==> v18: inputs <==
==> flow/design.v (excerpt) <==
module apb_top(
    input        pclk,
    input        presetn,
    input        start,
    input        write,
    input [31:0] addr,
    input [31:0] wdata,
    input [3:0]  strb,
    input [2:0]  prot,
    output [31:0] rdata,
    output        done,
    output        error
);
==> flow/config.mk <==
export PLATFORM = sky130hd
export DESIGN_NAME = apb_top
export DESIGN_NICKNAME = apb_top
export VERILOG_FILES = /design/flow/design.v
export SDC_FILE = /design/flow/constraint.sdc
export NUM_CORES = 4
export LEC_CHECK = 0
export CAP_MARGIN = 20
export CORE_MARGIN = 2
export CORE_UTILIZATION = 72
export CTS_CLUSTER_DIAMETER = 242
export CTS_CLUSTER_SIZE = 30
export HOLD_SLACK_MARGIN = -0.08
export SLEW_MARGIN = 20
export TNS_END_PERCENT = 5
==> flow/constraint.sdc <==
create_clock -name core_clock -period 3.44 [get_ports {pclk}]
set_input_delay 0.6880 -clock core_clock [delete_from_list [all_inputs] [get_ports {pclk}]]
set_output_delay 0.6880 -clock core_clock [all_outputs]
set_load 0.01 [all_outputs]
run.sh (not shown) runs the stock make flow with config.mk's settings and CLKGATE_MAP_FILE=.
==> v27 (differences from v18) <==
==> flow/config.mk (replaced) <==
export PLATFORM = sky130hd
export DESIGN_NAME = apb_top
export DESIGN_NICKNAME = apb_top
export VERILOG_FILES = /design/flow/design.v
export SDC_FILE = /design/flow/constraint.sdc
export NUM_CORES = 4
export LEC_CHECK = 0
export ABC_AREA = 1
export CAP_MARGIN = 0
export CORE_ASPECT_RATIO = 1.32
export CORE_MARGIN = 2
export CORE_UTILIZATION = 72
export CTS_CLUSTER_DIAMETER = 400
export CTS_CLUSTER_SIZE = 15
export HOLD_SLACK_MARGIN = 0.29
export PLACE_DENSITY = 0.38
export SLEW_MARGIN = 40
export TNS_END_PERCENT = 10
==> flow/constraint.sdc (replaced) <==
create_clock -name core_clock -period 1.7 [get_ports {pclk}]
set_input_delay 0.3400 -clock core_clock [delete_from_list [all_inputs] [get_ports {pclk}]]
set_output_delay 0.3400 -clock core_clock [all_outputs]
set_load 0.01 [all_outputs]
==> results <==
item	v18	v27
Die Span Y	166 um	185 um
Run status	complete, no violations	finished with violations
Reasons for failing layout checks	-	setup timing
Core region area	25800 um^2	24600 um^2
Number of stages on the worst setup path	6	11
Met3 Wirelength	1640 um	4390 um
End point of the critical path	slave1.prdata[24]	slave0.regfile[0][1]
Largest clock skew in the final design	31.9 ps	15.5 ps
Net count entering floorplan	1249	2028
Quantity of hold-fixing buffers added after cts	0	3
Pre-placement core utilization	0.729	0.729
Routed via count divided by cell count	6.46	6.41
Tightest hold margin	162 ps	349 ps
Logic gate fraction of the total cell area	0.373	0.321
Fraction of power consumed by sequential logic	0.578	0.481

* * *

==> trial 18: inputs <==
==> flow/design.v <==
`timescale 1ns / 1ps
module apb_master(
    input pclk, presetn, pready, pslverr, 
    input [31:0] prdata,wdata,addr,
    input start,write,
    input [3:0] strb,
    input [2:0] prot,
    output reg psel,penable,pwrite,
    output reg [31:0] paddr,pwdata,
    output reg [3:0] pstrb,
    output reg [2:0] pprot,
    output reg done,error,
    output reg [31:0] rdata
    );
    parameter idle=2'b00,
              setup=2'b01,
              access=2'b10;
    reg [1:0] state, next;  
    always @(posedge pclk, negedge presetn) 
    begin
        if(!presetn) state<=idle;
        else state<=next;
    end 
    always @(*) begin
        case(state)
        idle: next = start?setup:idle;
        setup: next = access;
        access: next=pready?idle:access;
        default: next=idle;
    endcase    
    end 
    always @(posedge pclk,negedge presetn)
    begin
        if(!presetn) begin
        psel<=0;
        penable<=0;
        done<=0;
        error<=0;
        paddr <= 0;
        pwrite <= 0;
        pwdata <= 0;
        pstrb <= 0;
        pprot <= 0;
        rdata <= 0;
        end else begin
        case(state)
        idle: begin
            done<=0;
            error<=0;
            psel<=0;
            penable<=0;
        end
        setup: begin
            psel<=1;
            penable<=0;
            paddr<=addr;
            pwrite<=write;
            pwdata<=wdata;
            pstrb<=strb;
            pprot<=prot;
        end
        access: begin
            penable<=1;
            if(pready) begin
                done<=1;
                error<=pslverr;
                if(!write) rdata<=prdata;
            end
        end
    endcase
    end
    end      
endmodule
`timescale 1ns / 1ps
module apb_slave #(
    parameter base_addr = 32'h0000_0000
)(
    input         pclk,
    input         presetn,
    input         psel,
    input         penable,
    input         pwrite,
    input  [31:0] paddr,
    input  [31:0] pwdata,
    input  [3:0]  pstrb,
    input  [2:0]  pprot,
    output reg [31:0] prdata,
    output reg        pready,
    output reg        pslverr
);
    reg [31:0] regfile [0:3];
    wire [1:0] reg_sel    = paddr[3:2];
    wire       addr_valid = (paddr[31:4] == base_addr[31:4]);
    always @(posedge pclk or negedge presetn) begin
        if (!presetn) begin
            pready <= 0;
        end else begin
            pready <= (psel && penable);  
        end
    end
    always @(posedge pclk or negedge presetn) begin
        if (!presetn) begin
            pslverr <= 0;
        end else if (psel && penable) begin
            pslverr <= ~addr_valid;
        end else begin
            pslverr <= 0;
        end
    end
    always @(posedge pclk or negedge presetn) begin
        if (!presetn) begin
            regfile[0] <= 0;
            regfile[1] <= 0;
            regfile[2] <= 0;
            regfile[3] <= 0;
        end else if (psel && penable && pwrite && addr_valid) begin
            if (pstrb[0]) regfile[reg_sel][7:0]   <= pwdata[7:0];
            if (pstrb[1]) regfile[reg_sel][15:8]  <= pwdata[15:8];
            if (pstrb[2]) regfile[reg_sel][23:16] <= pwdata[23:16];
            if (pstrb[3]) regfile[reg_sel][31:24] <= pwdata[31:24];
        end
    end
    always @(posedge pclk or negedge presetn) begin
        if (!presetn) begin
            prdata <= 0;
        end else if (psel && penable && !pwrite && addr_valid) begin
            prdata <= regfile[reg_sel];
        end
    end
endmodule
`timescale 1ns / 1ps
module apb_top(
    input        pclk,
    input        presetn,
    input        start,
    input        write,
    input [31:0] addr,
    input [31:0] wdata,
    input [3:0]  strb,
    input [2:0]  prot,
    output [31:0] rdata,
    output        done,
    output        error
);
    wire        psel;
    wire        penable;
    wire        pwrite;
    wire [31:0] paddr;
    wire [31:0] pwdata;
    wire [3:0]  pstrb;
    wire [2:0]  pprot;
    wire [31:0] prdata_int;
    wire        pready_int;
    wire        pslverr_int;
    wire psel0 = psel && (paddr[31:12] == 20'h00000);   
    wire psel1 = psel && (paddr[31:12] == 20'h0001);   
    wire [31:0] prdata0;
    wire        pready0;
    wire        pslverr0;
    wire [31:0] prdata1;
    wire        pready1;
    wire        pslverr1;
    assign prdata_int = psel0 ? prdata0
                      : psel1 ? prdata1
                      : 32'h0000_0000;
    assign pready_int = psel0 ? pready0
                      : psel1 ? pready1
                      : penable;
    assign pslverr_int= psel0 ? pslverr0
                      : psel1 ? pslverr1
                      : 1'b1;
    apb_master master (
        .pclk    (pclk),
        .presetn (presetn),
        .start   (start),
        .write   (write),
        .addr    (addr),
        .wdata   (wdata),
        .strb    (strb),
        .prot    (prot),
        .psel    (psel),
        .penable (penable),
        .pwrite  (pwrite),
        .paddr   (paddr),
        .pwdata  (pwdata),
        .pstrb   (pstrb),
        .pprot   (pprot),
        .done    (done),
        .error   (error),
        .rdata   (rdata),
        .prdata  (prdata_int),
        .pready  (pready_int),
        .pslverr (pslverr_int)
    );
    apb_slave #(.base_addr(32'h0000_0000)) slave0 (
        .pclk    (pclk),
        .presetn (presetn),
        .psel    (psel0),
        .penable (penable),
        .pwrite  (pwrite),
        .paddr   (paddr),
        .pwdata  (pwdata),
        .pstrb   (pstrb),
        .pprot   (pprot),
        .prdata  (prdata0),
        .pready  (pready0),
        .pslverr (pslverr0)
    );
    apb_slave #(.base_addr(32'h0000_1000)) slave1 (
        .pclk    (pclk),
        .presetn (presetn),
        .psel    (psel1),
        .penable (penable),
        .pwrite  (pwrite),
        .paddr   (paddr),
        .pwdata  (pwdata),
        .pstrb   (pstrb),
        .pprot   (pprot),
        .prdata  (prdata1),
        .pready  (pready1),
        .pslverr (pslverr1)
    );
endmodule
==> flow/run.sh <==
#!/bin/bash
# the make line also repeats each setting of config.mk as NAME=value (left out here)
make -C /OpenROAD-flow-scripts/flow DESIGN_CONFIG=/design/flow/config.mk WORK_HOME=/design/flow/orfs CLKGATE_MAP_FILE= finish
==> flow/config.mk <==
export PLATFORM = sky130hd
export DESIGN_NAME = apb_top
export DESIGN_NICKNAME = apb_top
export VERILOG_FILES = /design/flow/design.v
export SDC_FILE = /design/flow/constraint.sdc
export NUM_CORES = 4
export LEC_CHECK = 0
export ABC_AREA = 1
export CAP_MARGIN = 30
export CORE_ASPECT_RATIO = 0.5
export CORE_MARGIN = 2
export CORE_UTILIZATION = 16
export CTS_CLUSTER_DIAMETER = 220
export CTS_CLUSTER_SIZE = 13
export GPL_ROUTABILITY_DRIVEN = 1
export PLACE_DENSITY_LB_ADDON = 0.08
export SETUP_SLACK_MARGIN = 0.61
export SLEW_MARGIN = 20
==> flow/constraint.sdc <==
create_clock -name core_clock -period 2.38 [get_ports {pclk}]
set_input_delay 0.4760 -clock core_clock [delete_from_list [all_inputs] [get_ports {pclk}]]
set_output_delay 0.4760 -clock core_clock [all_outputs]
set_load 0.01 [all_outputs]
==> trial 71 (differences from trial 18) <==
==> flow/config.mk (replaced) <==
export PLATFORM = sky130hd
export DESIGN_NAME = apb_top
export DESIGN_NICKNAME = apb_top
export VERILOG_FILES = /design/flow/design.v
export SDC_FILE = /design/flow/constraint.sdc
export NUM_CORES = 4
export LEC_CHECK = 0
export ABC_AREA = 0
export CAP_MARGIN = 30
export CORE_ASPECT_RATIO = 1.03
export CORE_MARGIN = 2
export CORE_UTILIZATION = 72
export CTS_CLUSTER_DIAMETER = 356
export CTS_CLUSTER_SIZE = 15
export GPL_ROUTABILITY_DRIVEN = 1
export PLACE_DENSITY_LB_ADDON = 0.05
export SETUP_SLACK_MARGIN = 0.11
export SLEW_MARGIN = 30
==> flow/constraint.sdc (replaced) <==
create_clock -name core_clock -period 2.33 [get_ports {pclk}]
set_input_delay 0.4660 -clock core_clock [delete_from_list [all_inputs] [get_ports {pclk}]]
set_output_delay 0.4660 -clock core_clock [all_outputs]
set_load 0.01 [all_outputs]
==> build 74 (differences from trial 18) <==
==> flow/config.mk (replaced) <==
export PLATFORM = sky130hd
export DESIGN_NAME = apb_top
export DESIGN_NICKNAME = apb_top
export VERILOG_FILES = /design/flow/design.v
export SDC_FILE = /design/flow/constraint.sdc
export NUM_CORES = 4
export LEC_CHECK = 0
export ABC_AREA = 0
export CAP_MARGIN = 30
export CORE_ASPECT_RATIO = 1.03
export CORE_MARGIN = 2
export CORE_UTILIZATION = 72
export CTS_CLUSTER_DIAMETER = 356
export CTS_CLUSTER_SIZE = 14
export GPL_ROUTABILITY_DRIVEN = 1
export MAX_ROUTING_LAYER = met4
export PLACE_DENSITY_LB_ADDON = 0.05
export SETUP_SLACK_MARGIN = 0.36
export SLEW_MARGIN = 30
==> flow/constraint.sdc (replaced) <==
create_clock -name core_clock -period 2.42 [get_ports {pclk}]
set_input_delay 0.4840 -clock core_clock [delete_from_list [all_inputs] [get_ports {pclk}]]
set_output_delay 0.4840 -clock core_clock [all_outputs]
set_load 0.01 [all_outputs]
==> build 31 (differences from trial 18) <==
==> flow/config.mk (replaced) <==
export PLATFORM = sky130hd
export DESIGN_NAME = apb_top
export DESIGN_NICKNAME = apb_top
export VERILOG_FILES = /design/flow/design.v
export SDC_FILE = /design/flow/constraint.sdc
export NUM_CORES = 4
export LEC_CHECK = 0
export CAP_MARGIN = 20
export CORE_MARGIN = 2
export CORE_UTILIZATION = 70
export CTS_CLUSTER_SIZE = 32
export SLEW_MARGIN = 20
==> flow/constraint.sdc (replaced) <==
create_clock -name core_clock -period 1.67 [get_ports {pclk}]
set_input_delay 0.3340 -clock core_clock [delete_from_list [all_inputs] [get_ports {pclk}]]
set_output_delay 0.3340 -clock core_clock [all_outputs]
set_load 0.01 [all_outputs]
==> results <==
Against trial 18, the synthesized cell count of build 74 is smaller by about 40%. The die size of trial 18 is 4.2 times that of trial 71. Between trial 18 and build 31, the lower non-clock buffer count is in trial 18 (gap 30). Clock power: trial 18 is larger than trial 71 (14%). Via count, lowest first: trial 71, build 74, build 31, trial 18. Between trial 18 and trial 71, the lower combinational power is in trial 71 (gap 29%, measured against trial 71). The highest sequential power belongs to build 31, the lowest to trial 18. Register-to-register slack: build 31 < build 74 < trial 71 < trial 18. Total power: build 31 > trial 18 > build 74 > trial 71. Trial 71 finished clean. Build 74 ran to the end with violations: setup timing. Build 31 reached the layout checks and failed them: setup timing. Trial 18 finished clean.
Power figures rest on the tool's default switching activity, not on a simulated workload.
